**run.sh**
```bash
#!/bin/bash
# the make line also repeats each setting of config.mk as NAME=value (left out here)
make -C /OpenROAD-flow-scripts/flow DESIGN_CONFIG=/design/flow/config.mk WORK_HOME=/design/flow/orfs CLKGATE_MAP_FILE= finish
```
**config.mk**
```make
export PLATFORM = sky130hd
export DESIGN_NAME = ellipse_generator
export DESIGN_NICKNAME = ellipse_generator
export VERILOG_FILES = /design/flow/design.v
export SDC_FILE = /design/flow/constraint.sdc
export NUM_CORES = 4
export LEC_CHECK = 0
export CAP_MARGIN = 20
export CORE_MARGIN = 2
export CORE_UTILIZATION = 40
export CTS_CLUSTER_DIAMETER = 43
export GPL_TIMING_DRIVEN = 0
export MAX_ROUTING_LAYER = met4
export SLEW_MARGIN = 20
```
**constraint.sdc**
```tcl
create_clock -name core_clock -period 7.5 [get_ports {clk}]
set_input_delay 1.5000 -clock core_clock [delete_from_list [all_inputs] [get_ports {clk}]]
set_output_delay 1.5000 -clock core_clock [all_outputs]
set_load 0.01 [all_outputs]
```
**design.v**
```verilog
module ellipse_generator
#(
parameter  int  BITS_RES            = 12,             
parameter  int  BITS_RAD            = BITS_RES - 1,   
parameter  bit  USE_ALTERA_IP       = 0               
)
(
  input logic                        clk,               
  input logic                        reset,             
  input logic                        enable,            
  input logic                        run,               
  input logic         [1:0]          quadrant,          
  input logic                        ellipse_filled,    
  input logic  signed [BITS_RES-1:0] Xc,                
  input logic  signed [BITS_RES-1:0] Yc,                
  input logic  signed [BITS_RES-1:0] Xr,                
  input logic  signed [BITS_RES-1:0] Yr,                
  input logic                        ena_pause,         
  output logic                       busy,              
  output logic signed [BITS_RES:0]   X_coord,           
  output logic signed [BITS_RES:0]   Y_coord,           
  output logic                       pixel_data_rdy,    
  output logic                       ellipse_complete   
);
logic               draw_line ;
logic        [1:0]  quadrant_latch ;     
logic        [3:0]  sub_function ;     
logic               inv ;     
logic               draw_flat ;     
logic               filled ;     
logic signed   [BITS_RES-1:0]   x ;     
logic signed   [BITS_RES-1:0]   y ;     
logic signed   [BITS_RES-1:0]   xcr ;     
logic signed   [BITS_RES-1:0]   ycr ;     
logic signed   [BITS_RES-1:0]   xrr ;     
logic signed   [BITS_RES-1:0]   yrr ;     
logic signed   [BITS_RAD*3+1:0] p ;     
logic signed   [BITS_RAD*3+1:0] px ;     
logic signed   [BITS_RAD*3+1:0] py ;     
logic unsigned [BITS_RAD*2-1:0] rx2 ;     
logic unsigned [BITS_RAD*2-1:0] ry2 ;     
logic unsigned [BITS_RAD*1-1:0] alu_mult_a ;  
logic unsigned [BITS_RAD*2-1:0] alu_mult_b ;  
logic unsigned [BITS_RAD*3-1:0] alu_mult_y     ;  
logic               pixel_data_rdy_int ;     
logic               busy_int ;     
logic               ena_process ;     
logic               freeze ;     
     always_ff @(posedge clk) if (ena_process) alu_mult_y <= alu_mult_a * alu_mult_b ;
always_comb begin
   pixel_data_rdy = pixel_data_rdy_int && !ena_pause ;  
   busy           = busy_int || run ;                   
   ena_process    = enable && !(ena_pause && pixel_data_rdy_int);
end
always_ff @( posedge clk or posedge reset ) begin
   if ( reset ) begin
      draw_line          <= 1'b0  ;
      pixel_data_rdy_int <= 1'b0  ;
      busy_int           <= 1'b0  ;
      ellipse_complete   <= 1'b0  ;
      quadrant_latch     <= 2'b0  ;
      sub_function       <= 4'd0  ;  
      x                  <= 0 ;
      y                  <= 0 ;
      xcr                <= 0 ;
      ycr                <= 0 ;
      xrr                <= 0 ;
      yrr                <= 0 ;
      p                  <= 0 ;
      rx2                <= 0 ;
      ry2                <= 0 ;
      px                 <= 0 ;
      py                 <= 0 ;
      inv                <= 1'b0 ;       
      draw_flat          <= 1'b0 ;
      filled             <= 1'b0 ;
      freeze             <= 1'b0 ;
      X_coord            <= (BITS_RES)'(0);
      Y_coord            <= (BITS_RES)'(0);
      alu_mult_a         <= (BITS_RAD*1)'(0);
      alu_mult_b         <= (BITS_RAD*2)'(0);
   end
   else if ( ena_process  ) begin 
if (!freeze) begin
  if (inv==0) begin
    case ( quadrant_latch )
      4'd0 : begin
             X_coord    <=  xcr + x;
             Y_coord    <=  ycr + y;
             end
      4'd1 : begin
             X_coord    <=  xcr - x;
             Y_coord    <=  ycr + y;
             end
      4'd2 : begin
             X_coord    <=  xcr + x;
             Y_coord    <=  ycr - y;
             end
      4'd3 : begin
             X_coord    <=  xcr - x;
             Y_coord    <=  ycr - y;
             end
      endcase
  end else begin
  case ( quadrant_latch )
      4'd0 : begin
             Y_coord    <=  xcr + x;
             X_coord    <=  ycr + y;
             end
      4'd1 : begin
             Y_coord    <=  xcr + x;
             X_coord    <=  ycr - y;
             end
      4'd2 : begin
             Y_coord    <=  xcr - x;
             X_coord    <=  ycr + y;
             end
      4'd3 : begin
             Y_coord    <=  xcr - x;
             X_coord    <=  ycr - y;
             end
      endcase
  end
end else begin   
  if (((X_coord==xcr)&& !inv) || ((X_coord==ycr)&& inv) )  freeze     <= 1'b0;            
  if (((X_coord>xcr)&& !inv)  || ((X_coord>ycr)&& inv)  )  X_coord    <= X_coord - 1'b1;  
  if (((X_coord<xcr)&& !inv)  || ((X_coord<ycr)&& inv)  )  X_coord    <= X_coord + 1'b1;  
end
casez ( sub_function )
    4'd0 : begin  
      if ( run ) begin   
         quadrant_latch <= quadrant ;  
         if ( ( Xr == 0 ) && ( Yr == 0 ) ) begin  
            x                  <= 0    ;  
            y                  <= 0    ;  
            pixel_data_rdy_int <= 1'b0  ;  
            ellipse_complete   <= 1'b0  ;  
            sub_function       <= 4'd9  ;  
            draw_line          <= 1'b1  ;  
            busy_int           <= 1'b1  ;  
            xcr       <= Xc ;  
            ycr       <= Yc ;
            xrr       <= 0 ;
            yrr       <= 0 ;
            inv       <= 1'b0 ;
            draw_flat <= 1'b0 ;
            freeze    <= 1'b0 ;
         end
         else begin  
            sub_function       <= sub_function + 1'd1  ;  
            draw_line          <= 1'b1  ;  
            busy_int           <= 1'b1  ;  
            pixel_data_rdy_int <= 1'b0  ;  
            ellipse_complete   <= 1'b0  ;  
            xcr       <= Xc ;  
            ycr       <= Yc ;
            xrr       <= Xr ;
            yrr       <= Yr ;
            inv       <= 1'b0 ;
            draw_flat <= 1'b0 ;
            filled    <= ellipse_filled ;
            freeze    <= 1'b0 ;
         end  
      end  
    end  
    4'd1 : begin  
     alu_mult_a[BITS_RAD*1-1:0]          <= xrr[BITS_RAD-1:0] ;
     alu_mult_b[BITS_RAD*1-1:0]          <= xrr[BITS_RAD-1:0] ;
     alu_mult_b[BITS_RAD*2-1:BITS_RAD*1] <= 0     ;
     x                                   <= 0     ;
     y                                   <= yrr   ;
     draw_flat                           <= 1'b0  ;
     p                                   <= 0     ;
     sub_function                        <= sub_function + 1'd1  ;  
    end
    4'd2 : begin  
     alu_mult_a[BITS_RAD*1-1:0]          <= yrr[BITS_RAD-1:0] ;
     alu_mult_b[BITS_RAD*1-1:0]          <= yrr[BITS_RAD-1:0] ;
     alu_mult_b[BITS_RAD*2-1:BITS_RAD*1] <= 0     ;
     sub_function                        <= sub_function + 1'd1  ;  
    end
    4'd3 : begin  
     rx2[BITS_RAD*2-1:0]                <= alu_mult_y[BITS_RAD*2-1:0] ;  
     alu_mult_a[BITS_RAD*1-1:0]          <= yrr[BITS_RAD-1:0] ;
     alu_mult_b[BITS_RAD*2-1:0]          <= alu_mult_y[BITS_RAD*2-1:0] ;
     ry2                                 <= (BITS_RAD*2)'((alu_mult_y[BITS_RAD*2-1:0] + 2) >> 2) ;  
     px                                  <= 0     ;                                  
     sub_function                        <= sub_function + 1'd1  ;                   
    end
    4'd4 : begin  
     px                                 <= px + ry2 ;  
     ry2[BITS_RAD*2-1:0]                <= alu_mult_y[BITS_RAD*2-1:0] ;  
     sub_function                       <= sub_function + 1'd1  ;  
    end
    4'd5 : begin  
     px                                 <= px + ry2 - alu_mult_y[BITS_RAD*3-1:0] ;  
     py                                 <= (alu_mult_y[((BITS_RAD)*3-1):0]) << 1 ;  
     sub_function                       <= sub_function + 1'd1  ;  
    end
    4'd6 : begin  
     p                                  <= px  ;  
     px                                 <= 0;
              if (xrr<2) sub_function   <= sub_function + 2'd2  ;  
              else       sub_function   <= sub_function + 1'd1  ;  
    end
    4'd7 : begin  
  if (!freeze) begin
       if (px <= py) begin   
                     pixel_data_rdy_int <= 1'b1  ;  
		             x                  <= x + 1'd1 ;
		             px                 <= px + (ry2<<1);
                     if (inv && filled) freeze <= 1'b1;    
		             if (p <= 0) begin
	                             p  <= p + ry2 + (px + (ry2<<1)) ;
		                         end else begin
		                         if (!inv && filled)  freeze <= 1'b1;      
                                 y  <= y - 1'd1;
                                 py <= py - (rx2<<1);
                                 p  <= p + ry2 + (px + (ry2<<1)) - (py - (rx2<<1)) ;
                                 end
       end else begin  
          pixel_data_rdy_int <= 1'b0  ;                 
          sub_function       <= sub_function + 1'd1  ;  
       end
   end  
    end  
    4'd8 : begin  
if (!freeze) begin
if (((y<2) || draw_flat) && x <= xrr ) begin  
    draw_flat          <= 1'b1 ;       
    y                  <= 0        ;   
              if (draw_flat) begin               
              pixel_data_rdy_int <= 1'b1  ;      
              x                  <= x + 1'd1 ;   
              end
    end else begin
          if (inv) begin
                   pixel_data_rdy_int <= 1'b0  ;  
                   sub_function       <= 4'd0  ;  
                   inv                <= 1'b0  ;  
                   draw_line          <= 1'b0  ;  
                   ellipse_complete   <= 1'b1  ;
                   busy_int           <= 1'b0  ;  
          end else begin
                   pixel_data_rdy_int <= 1'b0  ;  
                   sub_function       <= 4'd1  ;  
                   inv                <= 1'b1  ;  
                   xcr                <= ycr   ;  
                   ycr                <= xcr   ;
                   xrr                <= yrr   ;  
                   yrr                <= xrr   ;
          end
     end  
    end  
    end  
    4'd9 : begin  
            pixel_data_rdy_int <= 1'b1                 ;  
            sub_function       <= sub_function + 1'd1  ;  
    end
    default : begin                 
    sub_function       <= 4'd0  ;   
    draw_line          <= 1'b0  ;   
    pixel_data_rdy_int <= 1'b0  ;  
    sub_function       <= 4'd0  ;  
    ellipse_complete   <= 1'b1  ;
    busy_int           <= 1'b0  ;  
    end
  endcase  
      if (!draw_line && !run ) begin
         pixel_data_rdy_int <= 1'b0 ;  
         ellipse_complete   <= 1'b0 ;  
         busy_int           <= 1'b0 ;  
      end
   end  
end
endmodule
```
==> out/metrics.cfg, run 1 <==
[final_layout]
fin_util = 0.459
finalNetCount = 5289
area_delta_synth_final_pct = 13.8

[logic_synthesis]
adder_share = 0.246
syn_avg_cell_area_um2 = 8.27
yosysWarnings = 1
synthDominantCellAreaShare = 0.199
top_area_cell = dfrtp_1
floorplan.nets = 5117
ys_chip_area_mm2 = 0.0369
yosys.area_share.simple = 0.171
ys_types = 109
edf_count = 33
aoi_share = 0.214
xor_area_frac = 0.0640
top_cell = nand2_1
synthTopCellsByArea = dfrtp_1 20%, ha_1 13%, fa_1 11%
synth_area_mm2 = 0.0369
flop_cell = dfrtp_1
top_logic_kind = adder cells
synth_async_sr_flop_share = 0.899
ys_seq_frac = 0.226
mux_area_frac = 0.0151
top_cells_by_count = 603 x nand2_1, 413 x inv_1, 388 x ha_1, 331 x o21ai_0, 314 x nor2_1
yosys-stat-cells = 4462
synthCells = 4462
yosys_register_bits = 326

[worst_hold_path]
hold_end = Y_coord[2]$_DFFE_PP0P_
min_from = Y_coord[2]$_DFFE_PP0P_
hold_path.class = register to register
hold_depth = 2

[placement]
hpwl_mm = 103
pre_cts_ws_ns = -0.677
finalWeightedCongestion = 0.966
place.port_buffers = 84

[global_routing]
grt_pass1_vias = 32200
antenna_found_initial = 1
grt-ovfl-total = 0
grt_max_degree = 43
grt_pass1_wl_mm = 192
grt_usage = 0.271

[routing]
n_antenna_cell = 0
vias_per_cell = 5.72
vias = 33600
routed_wl_mm = 127
drtIter0Drc = 2958
dr.pass1.iters = 5
drc = 0
ant_nets = 0
detail_route.wl_per_cell_um = 21.6

[critical_path]
cp.depth = 32
cp.required_ns = 8.02
cpPeakStageDelay_ns = 0.56
path_max_fanout = 6
r2r_setup_slack_ns = 0.22
cp-startpoint = ry2[0]$_DFFE_PP0P_
worstPathArrival_ns = 7.79
cp-start-kind = register
reg2reg_depth = 32
worst-path-buf-inv = 2
critPathCapture = p[34]$_DFFE_PP0P_
end_kind = register
rr_endpoint = p[34]$_DFFE_PP0P_
cp_slowest_cell = fa_1
cpMostUsedCell = ha_2
r2r_start = ry2[0]$_DFFE_PP0P_
worst-setup-path-type = register to register
crit_family = AND-OR/OR-AND gates

[cts]
cts-root-buf = clkbuf_16
clock_sinks = 326
clk_pin_slew_ns = 0.06
ctsHtreeMaxLevel = 2
clock_latency_ns = 0.63
cts_tree = done
cts_buffers = 60
cts_buffer_depth = 3

[sta]
worstMarginPinSlew_ns = 1.28
hold_viol = 0
skew_ns = 0.0484
finalMaxSlewViolations = 0
maxSlewHeadroom = 0.139
layout_min_cycle_time_ns = 7.28
setup_tns_ns = 0
setup_ws_ns = 0.222
setup_violations = 0
hold_ws_ns = 0.487
period_used_share = 0.970
max_freq_mhz = 137

[floorplan]
die-height_um = 308
dieArea_mm2 = 0.0947
die_x_um = 308
core_area_mm2 = 0.0915
fp-row-count = 111
initCoreUtil = 0.403
ios = 85

[run]
warnings = 54
cap_viol_max_count = 0

[run_status]
status = complete, no violations

[per-layer routing]
layer	global-route usage	wire length (um)	vias to the layer above
li1	-	-	15900
met1	0.381	58800	16500
met2	0.417	56600	1088
met3	0.0294	7880	165
met4	0.0670	3300	0
met5	-	0	-
[what timing repair did]
action,in CTS,in global routing
buffers inserted,4,11
pin swaps,5,18
hold buffers,0,0
gates resized,17,59
endpoints found under the setup margin,4,8
[stage by stage]
step / cell area, um2 / instances
finish: 42000 / 5869
detailed placement: 39500 / 5743
global route: 42000 / 5869
CTS: 41700 / 5858
floorplan: 36900 / 4462
global placement: 39200 / 5732
[layout make-up]
type,count,area [um2]
clock buffer,70,1580
buffer,211,850
clock inverter,41,508
tap,1186,1480
timing repair buffer,110,1200
sequential,326,8330
multi-input combinational,3510,26500
inverter,415,1560
fill,9006,49500
==> inputs of run 2 (changes only) <==
- CORE_UTILIZATION: 40 -> 64
- CTS_CLUSTER_DIAMETER: 43 -> not set
- GPL_TIMING_DRIVEN: 0 -> not set
- MAX_ROUTING_LAYER: met4 -> not set
- clock period: 7.5 -> 5.1 ns (I/O delays scaled with it)
==> run 2 against run 1 <==
- the layout now fails its checks (setup timing)
- flip-flop count unchanged
- hold slack worse by 0.0033 ns
- synthesized cell count unchanged
- cell area increased by 12%
==> out/metrics.cfg, run 2 <==
[routing]
ant_nets = 0  ; unchanged
vias_per_cell = 6.10  ; +6.7%
drc = 0  ; unchanged
routed_wl_mm = 121  ; -4.3%
dr.pass1.iters = 8  ; +3
drtIter0Drc = 3364  ; +14%
detail_route.wl_per_cell_um = 20.6  ; -4.6%
vias = 35900  ; +7.1%

[logic_synthesis]
yosysWarnings = 1  ; unchanged
synthDominantCellAreaShare = 0.199  ; unchanged
top_logic_kind = adder cells
aoi_share = 0.214  ; unchanged
mux_area_frac = 0.0151  ; unchanged
edf_count = 33  ; unchanged
ys_chip_area_mm2 = 0.0369  ; unchanged
top_area_cell = dfrtp_1
synth_async_sr_flop_share = 0.899  ; unchanged
syn_avg_cell_area_um2 = 8.27  ; unchanged
floorplan.nets = 5117  ; unchanged
top_cells_by_count = 603 x nand2_1, 413 x inv_1, 388 x ha_1, 331 x o21ai_0, 314 x nor2_1
ys_seq_frac = 0.226  ; unchanged
yosys.area_share.simple = 0.171  ; unchanged
yosys-stat-cells = 4462  ; unchanged
synthCells = 4462  ; unchanged
flop_cell = dfrtp_1
synth_area_mm2 = 0.0369  ; unchanged
ys_types = 109  ; unchanged
yosys_register_bits = 326  ; unchanged
xor_area_frac = 0.0640  ; unchanged
synthTopCellsByArea = dfrtp_1 20%, ha_1 13%, fa_1 11%
adder_share = 0.246  ; unchanged
top_cell = nand2_1

[sta]
max_freq_mhz = 146  ; +6.5%
setup_ws_ns = -1.73  ; -1.96 ns
skew_ns = 0.0250  ; -0.0234 ns
hold_viol = 0  ; unchanged
grt_setup_unrepaired = true
setup_violations = 42  ; +42
worstMarginPinSlew_ns = 1.05  ; -0.231 ns
maxSlewHeadroom = 0.300  ; +0.162
finalMaxSlewViolations = 0  ; unchanged
period_used_share = 1.34  ; +0.370
layout_min_cycle_time_ns = 6.83  ; -0.443 ns

[cts]
cts_tree = done
cts-root-buf = clkbuf_16
clk_pin_slew_ns = 0.06  ; about the same
clock_latency_ns = 0.60  ; -0.03 ns
cts_buffers = 40  ; -33%
clock_sinks = 326  ; unchanged
cts_buffer_depth = 3  ; unchanged
ctsHtreeMaxLevel = 2  ; unchanged

[global_routing]
grt_pass1_wl_mm = 186  ; -3.3%
grt_usage = 0.392  ; +0.122
grt-ovfl-total = 0  ; unchanged
grt_max_degree = 121  ; +180%
grt_pass1_vias = 35300  ; +9.6%
antenna_found_initial = 3  ; +2

[run_status]
so_faults = setup timing
status = finished with violations

[floorplan]
fp-row-count = 88  ; -21%
dieArea_mm2 = 0.0596  ; -37%
die-height_um = 244  ; -21%
initCoreUtil = 0.643  ; +0.240
core_area_mm2 = 0.0574  ; -37%
die_x_um = 244  ; -21%
ios = 85  ; unchanged

[critical_path]
cpPeakStageDelay_ns = 0.53  ; -0.03 ns
cp-start-kind = register
r2r_start = px[1]$_DFFE_PP0P_
worst-setup-path-type = register to register
worst-path-buf-inv = 1  ; -1
crit_family = AND-OR/OR-AND gates
end_kind = register
worstPathArrival_ns = 7.33  ; -0.46 ns
reg2reg_depth = 31  ; -3.1%
critPathCapture = p[34]$_DFFE_PP0P_
path_max_fanout = 3  ; -3
cp.required_ns = 5.60  ; -2.42 ns
rr_endpoint = p[34]$_DFFE_PP0P_
r2r_setup_slack_ns = -1.73  ; -1.96 ns
cp-startpoint = px[1]$_DFFE_PP0P_
cp.depth = 31  ; -3.1%
cp_slowest_cell = fa_1

[run]
warnings = 62  ; +15%
cap_viol_max_count = 0  ; unchanged

[placement]
dp.cells = 5704  ; -0.68%
placed_cell_area_mm2 = 0.0430  ; +8.8%
finalWeightedCongestion = 0.947  ; -2.0%
hpwl_mm = 90.6  ; -12%
place.port_buffers = 84  ; unchanged

[final_layout]
instances_no_fill = 5890  ; +0.36%
fin_util = 0.817  ; +0.359
area_delta_synth_final_pct = 27.0
finalNetCount = 5746  ; +8.6%
stdcell_area_mm2 = 0.0469  ; +12%
nFillCells = 3705  ; -59%

[worst_hold_path]
hold_end = Y_coord[0]$_DFFE_PP0P_
hold_depth = 2  ; unchanged
min_from = Y_coord[0]$_DFFE_PP0P_
hold_path.class = register to register

[run 2: what timing repair did]
item / 4_1_cts / 5_1_grt
gates resized: 173 / 216
setup endpoints to repair: 49 / 59
buffers inserted: 78 / 62
gates cloned: 0 / 0
pin swaps: 135 / 249
hold buffers: 0 / 0
[run 2: cell type report]
| class | instances | area [um2] | area share |
|---|---|---|---|
| multi-input cells | 3510 | 28200 | 0.601 |
| well taps | 765 | 957 | 0.0204 |
| inverters | 415 | 1560 | 0.0333 |
| repair buffers | 798 | 6500 | 0.139 |
| clock inverters | 18 | 214 | 0.00456 |
| clock buffers | 56 | 1140 | 0.0244 |
| diodes | 2 | 5.00 | 0.000107 |
| flip-flops and latches | 326 | 8340 | 0.178 |
[run 2: routing by layer]
layer | track usage | part of all wire
met1 | 0.507 | 0.40
met4 | 0.180 | 0.055
met3 | 0.0627 | 0.082
met5 | 0 | 0.000074
met2 | 0.650 | 0.47
[run 2: per-stage QoR]
step | setup TNS [ns] | hold WS, ns | setup slack, ns
6_report | -33.12 | 0.483 | -1.73
5_1_grt | -42.54 | 0.514 | -1.99
4_1_cts | -30.12 | 0.487 | -1.68
3_5_place_dp | -35.00 | 0.472 | -1.71
3_3_place_gp | -30.99 | 0.461 | -1.58
2_1_floorplan | -12.11 | 0.448 | -1.19
==> inputs of run 3 (changes only) <==
- ABC_AREA: not set -> 1
- CORE_UTILIZATION: 64 -> 72
- CTS_CLUSTER_DIAMETER: not set -> 347
- CTS_CLUSTER_SIZE: not set -> 14
- PLACE_DENSITY_LB_ADDON: not set -> 0.02
- SETUP_SLACK_MARGIN: not set -> -0.25
- clock period: 5.1 -> 4.93 ns (I/O delays scaled with it)
==> run 3 against run 2 <==
- the flow now stops in global routing
- synthesized cell count increased by 37%
- synthesized area is 12% higher
- die size decreased by 0.84%
==> out/metrics.cfg, run 3 <==
[logic_synthesis]
flop_cell = dfrtp_1
mux_area_frac = 0.000274  ; -0.0148
synth_area_mm2 = 0.0412  ; +12%
aoi_share = 0.154  ; -0.0599
floorplan.nets = 6766  ; +32%
top_cell = nand2_1
yosys-stat-cells = 6111  ; +37%
adder_share = 0.221  ; -0.0255
yosys.area_share.simple = 0.280  ; +0.110
ys_chip_area_mm2 = 0.0412  ; +12%
xor_area_frac = 0.0381  ; -0.0259
ys_seq_frac = 0.202  ; -0.0233
synthCells = 6111  ; +37%
synthTopCellsByArea = dfrtp_1 18%, nand2_1 15%, ha_1 12%
top_cells_by_count = 1,699 x nand2_1, 908 x inv_1, 437 x o21ai_0, 433 x nor2_1, 388 x ha_1
syn_avg_cell_area_um2 = 6.74  ; -19%
edf_count = 33  ; unchanged
top_logic_kind = simple AND/OR/NAND/NOR gates
yosysWarnings = 1  ; unchanged
ys_types = 68  ; -38%
synthDominantCellAreaShare = 0.178  ; -0.0206
top_area_cell = dfrtp_1
synth_async_sr_flop_share = 0.899  ; unchanged
yosys_register_bits = 326  ; unchanged

[placement]
hpwl_mm = 123  ; +36%
place.port_buffers = 84  ; unchanged
finalWeightedCongestion = 1.16  ; +22%
placed_cell_area_mm2 = 0.0466  ; +8.5%

[floorplan]
fp-row-count = 87  ; -1.1%
ios = 85  ; unchanged
core_area_mm2 = 0.0565  ; -1.5%
die-height_um = 243  ; -0.42%
die_x_um = 243  ; -0.42%
dieArea_mm2 = 0.0591  ; -0.84%
initCoreUtil = 0.729  ; +0.0853

[run_status]
status = did not finish
failed_stage = global routing
first-error = [ERROR GRT-0232] Routing congestion too high. Check the congestion heatmap in the GUI.

[cts]
cts_buffers = 27  ; -33%
cts-root-buf = clkbuf_16
ctsHtreeMaxLevel = 1  ; -1
clock_sinks = 326  ; unchanged
cts_buffer_depth = 3  ; unchanged

[global_routing]
grt-ovfl-total = 5734
grt_usage = 1.08

run 3: per-layer routing:
layer  global-route usage  overflow
met5                0.819        39
met4                 1.13      1057
met3                0.937       425
met2                 1.30      3790
met1                0.974       423
run 3: what timing repair did:
action / in CTS
endpoints found under the setup margin: 41
pin swaps: 148
hold buffers: 0
buffers inserted: 64
resized: 405
run 3: metrics by stage:
stage / setup slack (ns) / TNS [ns] / cells
CTS: -0.334 / -10.12 / 7429
detailed placement: -0.929 / -23.87 / 7341
global placement: -0.658 / -16.54 / 7341
floorplan: -0.227 / -2.81 / 6111
==> inputs of run 4 (changes only) <==
- ABC_AREA: 1 -> not set
- CAP_MARGIN: 20 -> 30
- CELL_PAD_IN_SITES_GLOBAL_PLACEMENT: not set -> 1
- CORE_ASPECT_RATIO: not set -> 1.77
- CORE_MARGIN: 2 -> 6
- CORE_UTILIZATION: 72 -> 55
- CTS_CLUSTER_DIAMETER: 347 -> 96
- CTS_CLUSTER_SIZE: 14 -> not set
- GPL_ROUTABILITY_DRIVEN: not set -> 1
- MIN_ROUTING_LAYER: not set -> met1
- PLACE_DENSITY_LB_ADDON: 0.02 -> 0.23
- SETUP_SLACK_MARGIN: -0.25 -> 0.59
- SLEW_MARGIN: 20 -> 0
- TNS_END_PERCENT: not set -> 100
- clock period: 4.93 -> 5.14 ns (I/O delays scaled with it)
==> run 4 against run 3 <==
- die size rose by 25%
- synthesized area fell by 10%
- the layout now fails its checks (setup timing)
- synthesized cell count fell by 27%
==> out/metrics.cfg, run 4 <==
[run]
warnings = 57
cap_viol_max_count = 0

[final_layout]
stdcell_area_mm2 = 0.0476
area_delta_synth_final_pct = 29.0
fin_util = 0.721
finalNetCount = 5781
nFillCells = 5288
instances_no_fill = 6043

[cts]
clock_latency_ns = 0.60
cts-root-buf = clkbuf_16
cts_tree = done
cts_buffer_depth = 3  ; unchanged
clk_pin_slew_ns = 0.07
cts_buffers = 37  ; +37%
clock_sinks = 326  ; unchanged
ctsHtreeMaxLevel = 2  ; +1

[logic_synthesis]
synthCells = 4462  ; -27%
adder_share = 0.246  ; +0.0255
ys_seq_frac = 0.226  ; +0.0233
aoi_share = 0.214  ; +0.0599
yosys.area_share.simple = 0.171  ; -0.110
top_logic_kind = adder cells
mux_area_frac = 0.0151  ; +0.0148
flop_cell = dfrtp_1
synth_async_sr_flop_share = 0.899  ; unchanged
synth_area_mm2 = 0.0369  ; -10%
yosys-stat-cells = 4462  ; -27%
synthDominantCellAreaShare = 0.199  ; +0.0206
top_cells_by_count = 603 x nand2_1, 413 x inv_1, 388 x ha_1, 331 x o21ai_0, 314 x nor2_1
synthTopCellsByArea = dfrtp_1 20%, ha_1 13%, fa_1 11%
xor_area_frac = 0.0640  ; +0.0259
yosysWarnings = 1  ; unchanged
top_cell = nand2_1
ys_types = 109  ; +60%
top_area_cell = dfrtp_1
syn_avg_cell_area_um2 = 8.27  ; +23%
yosys_register_bits = 326  ; unchanged
edf_count = 33  ; unchanged
ys_chip_area_mm2 = 0.0369  ; -10%
floorplan.nets = 5117  ; -24%

[run_status]
status = finished with violations
so_faults = setup timing

[sta]
layout_min_cycle_time_ns = 6.75
skew_ns = 0.0255
finalMaxSlewViolations = 0
grt_setup_unrepaired = true
setup_ws_ns = -1.61
setup_violations = 48
max_freq_mhz = 148
worstMarginPinSlew_ns = 0.942
hold_viol = 0
hold_ws_ns = 0.478
maxSlewHeadroom = 0.370
period_used_share = 1.31

[placement]
pre_cts_ws_ns = -1.83  ; -0.898 ns
dp.cells = 5864  ; -20%
placed_cell_area_mm2 = 0.0436  ; -6.6%
hpwl_mm = 99.4  ; -19%
finalWeightedCongestion = 0.983  ; -15%
place.port_buffers = 84  ; unchanged

[critical_path]
crit_family = AND-OR/OR-AND gates
cp-startpoint = ry2[0]$_DFFE_PP0P_
critPathCapture = p[33]$_DFFE_PP0P_
rr_endpoint = p[33]$_DFFE_PP0P_
cp.required_ns = 5.62
path_max_fanout = 4
worst-setup-path-type = register to register
r2r_start = ry2[0]$_DFFE_PP0P_
cpPeakStageDelay_ns = 0.55
end_kind = register
cp-start-kind = register
reg2reg_depth = 33
worst-path-buf-inv = 3
cp.depth = 33
cp_slowest_cell = fa_1
r2r_setup_slack_ns = -1.61
worstPathArrival_ns = 7.22

[routing]
drtIter0Drc = 2232
ant_nets = 0
dr.pass1.iters = 5
detail_route.wl_per_cell_um = 20.5
vias = 35200
routed_wl_mm = 124
drc = 0
vias_per_cell = 5.82

[worst_hold_path]
hold_path.class = register to register
min_from = Y_coord[0]$_DFFE_PP0P_
hold_end = Y_coord[0]$_DFFE_PP0P_
hold_depth = 2

[floorplan]
fp-row-count = 125  ; +44%
die-height_um = 357  ; +47%
ios = 85  ; unchanged
core_area_mm2 = 0.0660  ; +17%
die_x_um = 207  ; -15%
dieArea_mm2 = 0.0737  ; +25%
initCoreUtil = 0.559  ; -0.169

[global_routing]
grt_usage = 0.334
grt_max_degree = 97
grt-ovfl-total = 0
grt_pass1_vias = 36900
grt_pass1_wl_mm = 193
antenna_found_initial = 1

[run 4: area by class of cell]
type / count / area (um2) / share of cell area
repair buffers: 836 / 6830 / 0.144
clock inverters: 12 / 151 / 0.00318
clock buffers: 54 / 1060 / 0.0223
flip-flops and latches: 326 / 8350 / 0.175
diodes: 1 / 2.50 / 0.0000526
inverters: 415 / 1570 / 0.0329
multi-input cells: 3510 / 28500 / 0.599
well taps: 889 / 1110 / 0.0234
[run 4: metal layers]
metal | global-route usage | vias up | routed length (um)
li1 | - | 16800 | -
met1 | 0.346 | 17000 | 43600
met2 | 0.622 | 904 | 65300
met3 | 0.0363 | 420 | 4530
met4 | 0.226 | 0 | 10600
met5 | 0 | - | 0
[run 4: through the flow]
stage,setup TNS [ns]
finish,-32.72
global route,-43.91
CTS,-30.99
detailed placement,-35.28
global placement,-32.69
floorplan,-11.46
[run 4: timing repair]
action | CTS | global route
hold buffers | 0 | 0
pin swaps | 244 | 186
hold endpoints to repair | 0 | 0
resized | 291 | 161
buffers inserted | 79 | 33
setup endpoints to repair | 72 | 80
==> inputs of run 5 (changes only) <==
- CAP_MARGIN: 30 -> 20
- CELL_PAD_IN_SITES_GLOBAL_PLACEMENT: 1 -> not set
- CORE_ASPECT_RATIO: 1.77 -> not set
- CORE_MARGIN: 6 -> 2
- CORE_UTILIZATION: 55 -> 72
- CTS_CLUSTER_DIAMETER: 96 -> not set
- CTS_CLUSTER_SIZE: not set -> 14
- GPL_ROUTABILITY_DRIVEN: 1 -> not set
- MIN_ROUTING_LAYER: met1 -> not set
- PLACE_DENSITY_LB_ADDON: 0.23 -> 0.01
- SETUP_SLACK_MARGIN: 0.59 -> 1.04
- SLEW_MARGIN: 0 -> 20
- TNS_END_PERCENT: 100 -> not set
- clock period: 5.14 -> 7.25 ns (I/O delays scaled with it)
==> run 5 against run 4 <==
- now clean on timing, DRC and antenna
- wire length fell by 11%
- maximum frequency fell by 2.4%
- clock skew rose by 0.0098 ns
- global-route usage rose by 7.0 points
- flip-flop count did not move
- cell area fell by 14%
- die size fell by 28%
- via count fell by 4.1%
- largest cell class unchanged
==> out/metrics.cfg, run 5 <==
[critical_path]
cp-startpoint = ry2[0]$_DFFE_PP0P_
cpPeakStageDelay_ns = 0.53  ; -0.02 ns
crit_family = AND-OR/OR-AND gates
worstPathArrival_ns = 7.40  ; +0.18 ns
r2r_start = ry2[0]$_DFFE_PP0P_
cp-start-kind = register
cp.depth = 30  ; -9.1%
reg2reg_depth = 30  ; -9.1%
cpMostUsedCell = nand4_1
rr_endpoint = p[33]$_DFFE_PP0P_
r2r_setup_slack_ns = 0.34  ; +1.94 ns
critPathCapture = p[33]$_DFFE_PP0P_
path_max_fanout = 4  ; unchanged
cp_slowest_cell = fa_1
cp.required_ns = 7.73  ; +2.11 ns
worst-path-buf-inv = 2  ; -1
worst-setup-path-type = register to register
end_kind = register

[final_layout]
nFillCells = 3355  ; -37%
fin_util = 0.814  ; +0.0927
logic_area_mm2 = 0.0271  ; -4.9%
finalNetCount = 5140  ; -11%
regArea_mm2 = 0.00835  ; about the same
area_delta_synth_final_pct = 11.1

[cts]
clock_latency_ns = 0.60  ; about the same
cts-root-buf = clkbuf_16
clock_sinks = 326  ; unchanged
clk_pin_slew_ns = 0.06  ; about the same
cts_buffer_depth = 3  ; unchanged
cts_tree = done
ctsHtreeMaxLevel = 2  ; unchanged
cts_buffers = 40  ; +8.1%
cts-hold-fix-buffers = 0  ; unchanged

[routing]
vias_per_cell = 6.50  ; +12%
ant_nets = 0  ; unchanged
vias = 33700  ; -4.1%
dr.pass1.iters = 8  ; +3
drtIter0Drc = 3216  ; +44%
detail_route.wl_per_cell_um = 21.2  ; +3.4%
routed_wl_mm = 110  ; -11%
n_antenna_cell = 0  ; -1
drc = 0  ; unchanged

[placement]
hpwl_mm = 83.1  ; -16%
pre_cts_ws_ns = 0.192  ; +2.02 ns
place.port_buffers = 84  ; unchanged
finalWeightedCongestion = 0.982  ; about the same

[logic_synthesis]
xor_area_frac = 0.0640  ; unchanged
synth_async_sr_flop_share = 0.899  ; unchanged
mux_area_frac = 0.0151  ; unchanged
ys_chip_area_mm2 = 0.0369  ; unchanged
yosys-stat-cells = 4462  ; unchanged
yosys.area_share.simple = 0.171  ; unchanged
yosysWarnings = 1  ; unchanged
top_area_cell = dfrtp_1
synth_area_mm2 = 0.0369  ; unchanged
ys_seq_frac = 0.226  ; unchanged
floorplan.nets = 5117  ; unchanged
synthCells = 4462  ; unchanged
synthDominantCellAreaShare = 0.199  ; unchanged
adder_share = 0.246  ; unchanged
top_cell = nand2_1
flop_cell = dfrtp_1
ys_types = 109  ; unchanged
syn_avg_cell_area_um2 = 8.27  ; unchanged
top_cells_by_count = 603 x nand2_1, 413 x inv_1, 388 x ha_1, 331 x o21ai_0, 314 x nor2_1
synthTopCellsByArea = dfrtp_1 20%, ha_1 13%, fa_1 11%
aoi_share = 0.214  ; unchanged
edf_count = 33  ; unchanged
top_logic_kind = adder cells
yosys_register_bits = 326  ; unchanged

[floorplan]
core_area_mm2 = 0.0504  ; -24%
dieArea_mm2 = 0.0531  ; -28%
initCoreUtil = 0.733  ; +0.173
ios = 85  ; unchanged
die-height_um = 230  ; -35%
die_x_um = 230  ; +11%
fp-row-count = 82  ; -34%

[sta]
setup_tns_ns = 0  ; +32.72 ns
finalMaxSlewViolations = 0  ; unchanged
worstMarginPinSlew_ns = 1.03  ; +0.0862 ns
grt_setup_unrepaired = true
hold_viol = 0  ; unchanged
hold_ws_ns = 0.488  ; +0.0104 ns
layout_min_cycle_time_ns = 6.91  ; +0.167 ns
maxSlewHeadroom = 0.312  ; -0.0576
setup_violations = 0  ; -100%
skew_ns = 0.0353  ; +0.00980 ns
max_freq_mhz = 145  ; -2.4%
period_used_share = 0.954  ; -0.359
setup_ws_ns = 0.336  ; +1.94 ns

[worst_hold_path]
min_from = Y_coord[4]$_DFFE_PP0P_
hold_depth = 2  ; unchanged
hold_path.class = register to register
hold_end = Y_coord[4]$_DFFE_PP0P_

[global_routing]
grt_pass1_vias = 32200  ; -13%
grt_max_degree = 106  ; +9.3%
grt_pass1_wl_mm = 171  ; -12%
grt_usage = 0.405  ; +0.0703
antenna_found_initial = 1  ; unchanged
grt-ovfl-total = 0  ; unchanged

[run]
warnings = 59  ; +3.5%
cap_viol_max_count = 0  ; unchanged

[run_status]
status = complete, no violations

-- run 5: per-stage QoR --
| stage | cells | area (um2) |
|---|---|---|
| floorplan | 4462 | 37100 |
| CTS | 5148 | 40200 |
| global route | 5189 | 41000 |
| detailed placement | 5045 | 38300 |
| finish | 5189 | 41000 |
| global placement | 5044 | 38300 |
-- run 5: area by class of cell --
cell class                      count  area share
Multi-Input combinational cell   3510       0.661
Sequential cell                   326       0.204
Timing Repair Buffer              192      0.0425
Inverter                          415      0.0381
Clock buffer                       58      0.0296
Tap cell                          672      0.0205
Clock inverter                     16     0.00427
-- run 5: repair_timing --
item	in CTS	in global routing
endpoints found under the setup margin	23	30
pin swaps	46	72
setup buffers	29	41
gates resized	69	107
endpoints found under the hold margin	0	0
-- run 5: metal layers --
layer | share of wire | routed length [um] | vias to the layer above | GRT usage
met3 | 0.096 | 10600 | 327 | 0.0761
li1 | - | - | 15500 | -
met2 | 0.46 | 51000 | 1742 | 0.657
met5 | 0.00012 | 13 | - | 0
met4 | 0.045 | 4970 | 2 | 0.177
met1 | 0.40 | 43500 | 16100 | 0.531
==> inputs of run 6 (changes only) <==
- ABC_AREA: not set -> 0
- CAP_MARGIN: 20 -> 0
- CELL_PAD_IN_SITES_GLOBAL_PLACEMENT: not set -> 0
- CORE_MARGIN: 2 -> 7
- CORE_UTILIZATION: 72 -> 62
- CTS_CLUSTER_DIAMETER: not set -> 41
- CTS_CLUSTER_SIZE: 14 -> not set
- GPL_TIMING_DRIVEN: not set -> 1
- MAX_ROUTING_LAYER: not set -> met5
- MIN_ROUTING_LAYER: not set -> met1
- PLACE_DENSITY_LB_ADDON: 0.01 -> 0.03
- SETUP_SLACK_MARGIN: 1.04 -> not set
- SLEW_MARGIN: 20 -> 15
- clock period: 7.25 -> 8.0 ns (I/O delays scaled with it)
==> run 6 against run 5 <==
- still clean on timing, DRC and antenna
- synthesized cell count stayed put
- clock skew decreased by 0.0081 ns
- largest cell class unchanged
- register-to-register slack better by 0.099 ns
- maximum frequency down 8.6%
- non-clock buffer count fell by 73
==> out/metrics.cfg, run 6 <==
[cts]
clock_latency_ns = 0.60  ; about the same
cts-root-buf = clkbuf_16
cts_buffers = 70  ; +75%
cts_tree = done
ctsHtreeMaxLevel = 3  ; +1
clock_sinks = 326  ; unchanged
clk_pin_slew_ns = 0.05  ; about the same
cts_buffer_depth = 3  ; unchanged

[logic_synthesis]
synthCells = 4462  ; unchanged
top_cells_by_count = 603 x nand2_1, 413 x inv_1, 388 x ha_1, 331 x o21ai_0, 314 x nor2_1
floorplan.nets = 5117  ; unchanged
top_cell = nand2_1
xor_area_frac = 0.0640  ; unchanged
flop_cell = dfrtp_1
edf_count = 33  ; unchanged
synth_area_mm2 = 0.0369  ; unchanged
adder_share = 0.246  ; unchanged
mux_area_frac = 0.0151  ; unchanged
ys_types = 109  ; unchanged
aoi_share = 0.214  ; unchanged
top_area_cell = dfrtp_1
yosys.area_share.simple = 0.171  ; unchanged
yosys-stat-cells = 4462  ; unchanged
ys_chip_area_mm2 = 0.0369  ; unchanged
ys_seq_frac = 0.226  ; unchanged
synthDominantCellAreaShare = 0.199  ; unchanged
synthTopCellsByArea = dfrtp_1 20%, ha_1 13%, fa_1 11%
syn_avg_cell_area_um2 = 8.27  ; unchanged
synth_async_sr_flop_share = 0.899  ; unchanged
top_logic_kind = adder cells
yosys_register_bits = 326  ; unchanged
yosysWarnings = 1  ; unchanged

[run]
warnings = 56  ; -5.1%
cap_viol_max_count = 0  ; unchanged

[critical_path]
cp.depth = 33  ; +10%
cp.required_ns = 8.50  ; +0.77 ns
rr_endpoint = p[34]$_DFFE_PP0P_
cp_slowest_cell = fa_1
cp-startpoint = ry2[0]$_DFFE_PP0P_
cpMostUsedCell = a21oi_1
r2r_setup_slack_ns = 0.43  ; +0.10 ns
cpPeakStageDelay_ns = 0.47  ; -0.06 ns
path_max_fanout = 6  ; +2
worst-setup-path-type = register to register
critPathCapture = p[34]$_DFFE_PP0P_
worstPathArrival_ns = 8.07  ; +0.67 ns
crit_family = AND-OR/OR-AND gates
end_kind = register
r2r_start = ry2[0]$_DFFE_PP0P_
reg2reg_depth = 33  ; +10%
cp-start-kind = register
worst-path-buf-inv = 1  ; -1

[sta]
max_freq_mhz = 132  ; -8.6%
period_used_share = 0.946  ; -0.00802
worstMarginPinSlew_ns = 1.10  ; +0.0728 ns
setup_violations = 0  ; unchanged
skew_ns = 0.0271  ; -0.00813 ns
finalMaxSlewViolations = 0  ; unchanged
setup_tns_ns = 0  ; unchanged
hold_viol = 0  ; unchanged
layout_min_cycle_time_ns = 7.57  ; +0.651 ns
grt_setup_unrepaired = false
maxSlewHeadroom = 0.259  ; -0.0529

[worst_hold_path]
hold_end = Y_coord[9]$_DFFE_PP0P_
min_from = Y_coord[9]$_DFFE_PP0P_
hold_depth = 2  ; unchanged
hold_path.class = register to register

[floorplan]
ios = 85  ; unchanged
fp-row-count = 89  ; +8.5%
die-height_um = 258  ; +12%
dieArea_mm2 = 0.0665  ; +25%
die_x_um = 258  ; +12%
initCoreUtil = 0.626  ; -0.106
core_area_mm2 = 0.0589  ; +17%

[placement]
place.port_buffers = 84  ; unchanged
hpwl_mm = 84.0  ; +1.1%
finalWeightedCongestion = 0.934  ; -4.9%

[final_layout]
fin_util = 0.690  ; -0.124
finalNetCount = 5097  ; -0.84%
area_delta_synth_final_pct = 10.1
nFillCells = 4878  ; +45%

[global_routing]
grt_pass1_vias = 31700  ; -1.5%
grt_max_degree = 153  ; +44%
grt_pass1_wl_mm = 173  ; +1.2%
grt-ovfl-total = 0  ; unchanged
antenna_found_initial = 0  ; -1
grt_usage = 0.320  ; -0.0841

[routing]
detail_route.wl_per_cell_um = 20.7  ; -2.4%
n_antenna_cell = 0  ; unchanged
vias = 32500  ; -3.5%
ant_nets = 0  ; unchanged
routed_wl_mm = 109  ; -0.96%
drc = 0  ; unchanged
vias_per_cell = 6.18  ; -4.9%
dr.pass1.iters = 7  ; -1
drtIter0Drc = 2817  ; -12%

[run_status]
status = complete, no violations

run 6: per-stage QoR:
step	cell area, um2	hold WS (ns)	setup slack [ns]	std cells
2_1_floorplan	36900	0.448	1.40	4462
6_report	40600	0.475	0.435	5268
4_1_cts	40500	0.480	0.292	5266
5_1_grt	40600	0.502	0.0749	5268
3_3_place_gp	38200	0.463	0.427	5141
3_5_place_dp	38200	0.469	0.330	5141
run 6: metal layers:
layer	track usage	vias to the layer above	part of all wire
met5	0	-	0
met4	0.0951	0	0.029
met3	0.0476	197	0.071
li1	-	15500	-
met1	0.444	15700	0.44
met2	0.522	1177	0.46
run 6: area by class of cell:
type,count,area (um2),share of cell area
Tap cell,773,967,0.0238
Multi-Input combinational cell,3510,26300,0.646
Clock buffer,92,2020,0.0497
Sequential cell,326,8320,0.205
Clock inverter,33,335,0.00826
Timing Repair Buffer,119,1160,0.0285
Inverter,415,1560,0.0384
run 6: repair_timing:
action	4_1_cts	5_1_grt
setup endpoints to repair	0	3
buffers inserted	0	0
hold buffers	0	0
resized	0	5
==> inputs of run 7 (changes only) <==
- ABC_AREA: 0 -> not set
- CAP_MARGIN: 0 -> 35
- CELL_PAD_IN_SITES_GLOBAL_PLACEMENT: 0 -> not set
- CORE_ASPECT_RATIO: not set -> 1.39
- CORE_MARGIN: 7 -> 6
- CORE_UTILIZATION: 62 -> 22
- CTS_CLUSTER_DIAMETER: 41 -> not set
- CTS_CLUSTER_SIZE: not set -> 34
- GPL_TIMING_DRIVEN: 1 -> 0
- MAX_ROUTING_LAYER: met5 -> not set
- MIN_ROUTING_LAYER: met1 -> met2
- PLACE_DENSITY_LB_ADDON: 0.03 -> 0.17
- SETUP_SLACK_MARGIN: not set -> 0.93
- SLEW_MARGIN: 15 -> 20
- clock period: 8.0 -> 6.29 ns (I/O delays scaled with it)
==> run 7 against run 6 <==
- the layout now fails its checks (setup timing)
- die size rose to 2.7 times the previous value
- wire length rose by 53%
- core utilization decreased by 41 points
- clock skew up 0.018 ns
- worst setup slack lost 1.3 ns
- register-to-register slack got worse by 1.3 ns
- via count is 47% higher
- synthesized cell count stayed put
- largest cell class unchanged
==> out/metrics.cfg, run 7 <==
[run_status]
status = finished with violations
so_faults = setup timing

[routing]
drtIter0Drc = 8281  ; +190%
dr.pass1.iters = 7  ; unchanged
routed_wl_mm = 167  ; +53%
drc = 0  ; unchanged
detail_route.wl_per_cell_um = 23.5  ; +14%
vias = 47900  ; +47%
vias_per_cell = 6.75  ; +9.3%
ant_nets = 0  ; unchanged

[cts]
ctsHtreeMaxLevel = 2  ; -1
cts_buffer_depth = 3  ; unchanged
cts-hold-fix-buffers = 0  ; unchanged
clock_sinks = 326  ; unchanged
clk_pin_slew_ns = 0.07  ; +0.02 ns
cts_tree = done
cts_buffers = 43  ; -39%
cts-root-buf = clkbuf_16
clock_latency_ns = 0.67  ; +0.07 ns

[critical_path]
reg2reg_depth = 32  ; -3.0%
cp.required_ns = 6.84  ; -1.66 ns
worst-path-buf-inv = 3  ; +2
cp.depth = 32  ; -3.0%
r2r_start = ry2[0]$_DFFE_PP0P_
end_kind = register
cp_slowest_cell = dfrtp_2
cp-start-kind = register
rr_endpoint = p[34]$_DFFE_PP0P_
critPathCapture = p[34]$_DFFE_PP0P_
cpPeakStageDelay_ns = 0.45  ; -0.02 ns
worst-setup-path-type = register to register
crit_family = AND-OR/OR-AND gates
worstPathArrival_ns = 7.68  ; -0.39 ns
path_max_fanout = 9  ; +3
cp-startpoint = ry2[0]$_DFFE_PP0P_
r2r_setup_slack_ns = -0.84  ; -1.27 ns

[run]
cap_viol_max_count = 0  ; unchanged
warnings = 58  ; +3.6%

[logic_synthesis]
synthTopCellsByArea = dfrtp_1 20%, ha_1 13%, fa_1 11%
flop_cell = dfrtp_1
ys_chip_area_mm2 = 0.0369  ; unchanged
ys_types = 109  ; unchanged
yosys_register_bits = 326  ; unchanged
mux_area_frac = 0.0151  ; unchanged
synthDominantCellAreaShare = 0.199  ; unchanged
yosysWarnings = 1  ; unchanged
syn_avg_cell_area_um2 = 8.27  ; unchanged
xor_area_frac = 0.0640  ; unchanged
adder_share = 0.246  ; unchanged
synthCells = 4462  ; unchanged
synth_async_sr_flop_share = 0.899  ; unchanged
synth_area_mm2 = 0.0369  ; unchanged
ys_seq_frac = 0.226  ; unchanged
yosys-stat-cells = 4462  ; unchanged
top_cell = nand2_1
edf_count = 33  ; unchanged
top_logic_kind = adder cells
top_cells_by_count = 603 x nand2_1, 413 x inv_1, 388 x ha_1, 331 x o21ai_0, 314 x nor2_1
floorplan.nets = 5117  ; unchanged
aoi_share = 0.214  ; unchanged
top_area_cell = dfrtp_1
yosys.area_share.simple = 0.171  ; unchanged

[sta]
setup_violations = 15  ; +15
layout_min_cycle_time_ns = 7.13  ; -0.438 ns
grt_setup_unrepaired = true
setup_tns_ns = -6.36  ; -6.36 ns
max_freq_mhz = 140  ; +6.1%
finalMaxSlewViolations = 0  ; unchanged
period_used_share = 1.13  ; +0.187
maxSlewHeadroom = 0.285  ; +0.0255
worstMarginPinSlew_ns = 1.07  ; -0.0280 ns
skew_ns = 0.0449  ; +0.0177 ns
setup_ws_ns = -0.837  ; -1.27 ns
hold_viol = 0  ; unchanged

[worst_hold_path]
min_from = Y_coord[6]$_DFFE_PP0P_
hold_depth = 2  ; unchanged
hold_end = Y_coord[6]$_DFFE_PP0P_
hold_path.class = register to register

[floorplan]
fp-row-count = 176  ; +98%
die-height_um = 495  ; +92%
die_x_um = 359  ; +39%
dieArea_mm2 = 0.178  ; +170%
initCoreUtil = 0.222  ; -0.404
core_area_mm2 = 0.166  ; +180%
ios = 85  ; unchanged

[final_layout]
nFillCells = 18100  ; +270%
logic_area_mm2 = 0.0282  ; +7.6%
regArea_mm2 = 0.00835  ; +0.33%
finalNetCount = 5477  ; +7.5%
fin_util = 0.281  ; -0.408
area_delta_synth_final_pct = 26.5

[placement]
place.port_buffers = 84  ; unchanged
finalWeightedCongestion = 0.943  ; +0.99%
hpwl_mm = 130  ; +55%
pre_cts_ws_ns = -1.72  ; -2.05 ns

[global_routing]
antenna_found_initial = 1  ; +1
grt_pass1_vias = 52500  ; +66%
grt-ovfl-total = 0  ; unchanged
grt_max_degree = 38  ; -75%
grt_usage = 0.270  ; -0.0500
grt_pass1_wl_mm = 239  ; +38%

run 7: area by class of cell:
class	instances	share of cell area
antenna	11	0.000590
buffer	211	0.0252
clock buffer	52	0.0244
clock inverter	26	0.00654
inverter	415	0.0335
multi-input combinational	3510	0.605
sequential	326	0.179
tap	2225	0.0596
timing repair buffer	315	0.0662
run 7: routing by layer:
| metal | vias up | part of all wire | global-route usage |
|---|---|---|---|
| li1 | 16100 | - | - |
| met1 | 16900 | 0 | - |
| met2 | 13600 | 0.56 | 0.376 |
| met3 | 1284 | 0.35 | 0.315 |
| met4 | 25 | 0.084 | 0.0356 |
| met5 | - | 0.0051 | 0.0441 |
run 7: through the flow:
| stage | std cells | hold slack, ns | instance area, um2 |
|---|---|---|---|
| final | 7091 | 0.479 | 46700 |
| after global routing | 7080 | 0.516 | 46700 |
| after floorplan | 4462 | 0.448 | 37300 |
| after CTS | 7006 | 0.487 | 45100 |
| after detailed placement | 6802 | 0.473 | 41400 |
| after global placement | 6771 | 0.471 | 40900 |
run 7: timing repair:
| action | CTS | global route |
|---|---|---|
| endpoints found under the setup margin | 56 | 76 |
| gates resized | 269 | 204 |
| buffers inserted | 126 | 56 |
| pin swaps | 181 | 161 |
| gates cloned | 0 | 1 |
==> inputs of run 8 (changes only) <==
- ABC_AREA: not set -> 1
- CAP_MARGIN: 35 -> 20
- CORE_ASPECT_RATIO: 1.39 -> not set
- CORE_MARGIN: 6 -> 2
- CORE_UTILIZATION: 22 -> 72
- CTS_CLUSTER_DIAMETER: not set -> 301
- CTS_CLUSTER_SIZE: 34 -> 10
- GPL_TIMING_DRIVEN: 0 -> not set
- MIN_ROUTING_LAYER: met2 -> not set
- PLACE_DENSITY: not set -> 0.38
- PLACE_DENSITY_LB_ADDON: 0.17 -> not set
- SETUP_SLACK_MARGIN: 0.93 -> 0.44
- clock period: 6.29 -> 3.52 ns (I/O delays scaled with it)
==> run 8 against run 7 <==
- the run now fails in clock tree synthesis
- die size down 67%
- synthesized cell count rose by 37%
- synthesized area grew 12%
==> out/metrics.cfg, run 8 <==
[logic_synthesis]
synthDominantCellAreaShare = 0.178  ; -0.0206
top_logic_kind = simple AND/OR/NAND/NOR gates
aoi_share = 0.154  ; -0.0599
yosysWarnings = 1  ; unchanged
ys_chip_area_mm2 = 0.0412  ; +12%
adder_share = 0.221  ; -0.0255
synth_area_mm2 = 0.0412  ; +12%
yosys-stat-cells = 6111  ; +37%
top_area_cell = dfrtp_1
xor_area_frac = 0.0381  ; -0.0259
ys_types = 68  ; -38%
floorplan.nets = 6766  ; +32%
syn_avg_cell_area_um2 = 6.74  ; -19%
yosys_register_bits = 326  ; unchanged
top_cells_by_count = 1,699 x nand2_1, 908 x inv_1, 437 x o21ai_0, 433 x nor2_1, 388 x ha_1
ys_seq_frac = 0.202  ; -0.0233
synthCells = 6111  ; +37%
mux_area_frac = 0.000274  ; -0.0148
flop_cell = dfrtp_1
yosys.area_share.simple = 0.280  ; +0.110
top_cell = nand2_1
synthTopCellsByArea = dfrtp_1 18%, nand2_1 15%, ha_1 12%
edf_count = 33  ; unchanged
synth_async_sr_flop_share = 0.899  ; unchanged

[placement]
place.port_buffers = 84  ; unchanged
placed_cell_area_mm2 = 0.0516  ; +25%
dp.cells = 7803  ; +15%
finalWeightedCongestion = 1.18  ; +25%
hpwl_mm = 146  ; +12%

[run_status]
status = did not finish
first-error = [ERROR DPL-0038] Utilization greater than 100%, impossible to legalize
failed_stage = clock tree synthesis

[floorplan]
ios = 85  ; unchanged
dieArea_mm2 = 0.0591  ; -67%
core_area_mm2 = 0.0565  ; -66%
fp-row-count = 87  ; -51%
die_x_um = 243  ; -32%
die-height_um = 243  ; -51%
initCoreUtil = 0.729  ; +0.506

run 8: through the flow:
step,worst slack [ns],TNS (ns)
2_1_floorplan,-1.41,-370.87
3_3_place_gp,-1.93,-94.72
3_5_place_dp,-2.17,-117.64
==> inputs of run 9 (changes only) <==
- ABC_AREA: 1 -> not set
- CORE_UTILIZATION: 72 -> 65
- CTS_CLUSTER_DIAMETER: 301 -> not set
- CTS_CLUSTER_SIZE: 10 -> 57
- MAX_ROUTING_LAYER: not set -> met4
- PLACE_DENSITY: 0.38 -> not set
- SETUP_SLACK_MARGIN: 0.44 -> not set
- clock period: 3.52 -> 7.5 ns (I/O delays scaled with it)
==> run 9 against run 8 <==
- synthesized cell count decreased by 27%
- synthesized area decreased by 10%
- now clean on timing, DRC and antenna
- die size decreased by 0.68%
==> out/metrics.cfg, run 9 <==
[logic_synthesis]
adder_share = 0.246  ; +0.0255
ys_types = 109  ; +60%
synth_async_sr_flop_share = 0.899  ; unchanged
ys_chip_area_mm2 = 0.0369  ; -10%
synthTopCellsByArea = dfrtp_1 20%, ha_1 13%, fa_1 11%
synthDominantCellAreaShare = 0.199  ; +0.0206
top_area_cell = dfrtp_1
yosys.area_share.simple = 0.171  ; -0.110
aoi_share = 0.214  ; +0.0599
xor_area_frac = 0.0640  ; +0.0259
top_cell = nand2_1
synth_area_mm2 = 0.0369  ; -10%
top_cells_by_count = 603 x nand2_1, 413 x inv_1, 388 x ha_1, 331 x o21ai_0, 314 x nor2_1
yosys_register_bits = 326  ; unchanged
syn_avg_cell_area_um2 = 8.27  ; +23%
floorplan.nets = 5117  ; -24%
yosysWarnings = 1  ; unchanged
edf_count = 33  ; unchanged
top_logic_kind = adder cells
synthCells = 4462  ; -27%
ys_seq_frac = 0.226  ; +0.0233
yosys-stat-cells = 4462  ; -27%
mux_area_frac = 0.0151  ; +0.0148
flop_cell = dfrtp_1

[critical_path]
end_kind = register
critPathCapture = p[34]$_DFFE_PP0P_
cp.depth = 31
cp.required_ns = 7.99
reg2reg_depth = 31
cp_slowest_cell = fa_1
r2r_start = ry2[0]$_DFFE_PP0P_
crit_family = AND-OR/OR-AND gates
worstPathArrival_ns = 7.66
path_max_fanout = 6
r2r_setup_slack_ns = 0.33
cp-startpoint = ry2[0]$_DFFE_PP0P_
cpPeakStageDelay_ns = 0.45
rr_endpoint = p[34]$_DFFE_PP0P_
cp-start-kind = register
worst-setup-path-type = register to register
worst-path-buf-inv = 1

[final_layout]
instances_no_fill = 5214
finalNetCount = 5081
area_delta_synth_final_pct = 7.66

[cts]
clk_pin_slew_ns = 0.06
clock_latency_ns = 0.59
cts_buffers = 42
cts-root-buf = clkbuf_16
clock_sinks = 326
cts-hold-fix-buffers = 0
ctsHtreeMaxLevel = 2
cts_buffer_depth = 3
cts_tree = done

[floorplan]
dieArea_mm2 = 0.0587  ; -0.68%
ios = 85  ; unchanged
initCoreUtil = 0.656  ; -0.0729
die_x_um = 242  ; -0.34%
fp-row-count = 87  ; unchanged
die-height_um = 242  ; -0.34%
core_area_mm2 = 0.0563  ; -0.39%

[routing]
wl_met3_mm = 7.70
vias = 32200
drtIter0Drc = 2634
dr_wl_met2_mm = 49.9
met1_length_mm = 45.7
top_layer_used = met4
ant_nets = 0
vias_per_cell = 6.18
routed_wl_mm = 106
detail_route.wl_per_cell_um = 20.3
drc = 0
n_antenna_cell = 0
dr.pass1.iters = 6

[run_status]
status = complete, no violations

[worst_hold_path]
min_from = Y_coord[8]$_DFFE_PP0P_
hold_end = Y_coord[8]$_DFFE_PP0P_
hold_depth = 2
hold_path.class = register to register

[global_routing]
grt_pass1_wl_mm = 169
grt-ovfl-total = 0
grt_max_degree = 133
grt_pass1_vias = 31100
antenna_found_initial = 1
grt_usage = 0.370

[placement]
place.port_buffers = 84  ; unchanged
finalWeightedCongestion = 0.962  ; -19%
dp.cells = 5135  ; -34%
hpwl_mm = 82.6  ; -43%

[sta]
skew_ns = 0.0305
period_used_share = 0.956
setup_violations = 0
hold_viol = 0
max_freq_mhz = 139
maxSlewHeadroom = 0.190
finalMaxSlewViolations = 0
worstMarginPinSlew_ns = 1.20
layout_min_cycle_time_ns = 7.17

[run]
warnings = 58
cap_viol_max_count = 0

==> run 9: timing repair <==
item,in CTS,in global routing
hold endpoints to repair,0,0
resized,0,22
setup buffers,0,3
setup endpoints to repair,0,9
==> run 9: cell type report <==
cell class | instances | area, um2
Sequential cell | 326 | 8320
Tap cell | 756 | 946
Timing Repair Buffer | 131 | 1210
Clock buffer | 50 | 1110
Multi-Input combinational cell | 3510 | 26300
Clock inverter | 26 | 250
Inverter | 415 | 1560
Fill cell | 4656 | 16500
==> run 9: metal layers <==
layer / vias to the layer above / track usage
met5: - / -
met4: 0 / 0.0995
met3: 164 / 0.0514
met2: 1142 / 0.595
met1: 15500 / 0.493
li1: 15400 / -
==> run 9: metrics by stage <==
step | setup WS (ns) | TNS (ns) | instance area, um2 | utilization | hold slack (ns)
6_report | 0.331 | 0 | 39700 | 0.706 | 0.485
5_1_grt | -0.0395 | -0.0395 | 39700 | 0.706 | 0.526
4_1_cts | 0.0705 | 0 | 39600 | 0.704 | 0.492
3_5_place_dp | 0.0931 | 0 | 38200 | 0.680 | 0.479
3_3_place_gp | 0.195 | 0 | 38200 | 0.680 | 0.469
2_1_floorplan | 0.900 | 0 | 36900 | - | 0.448
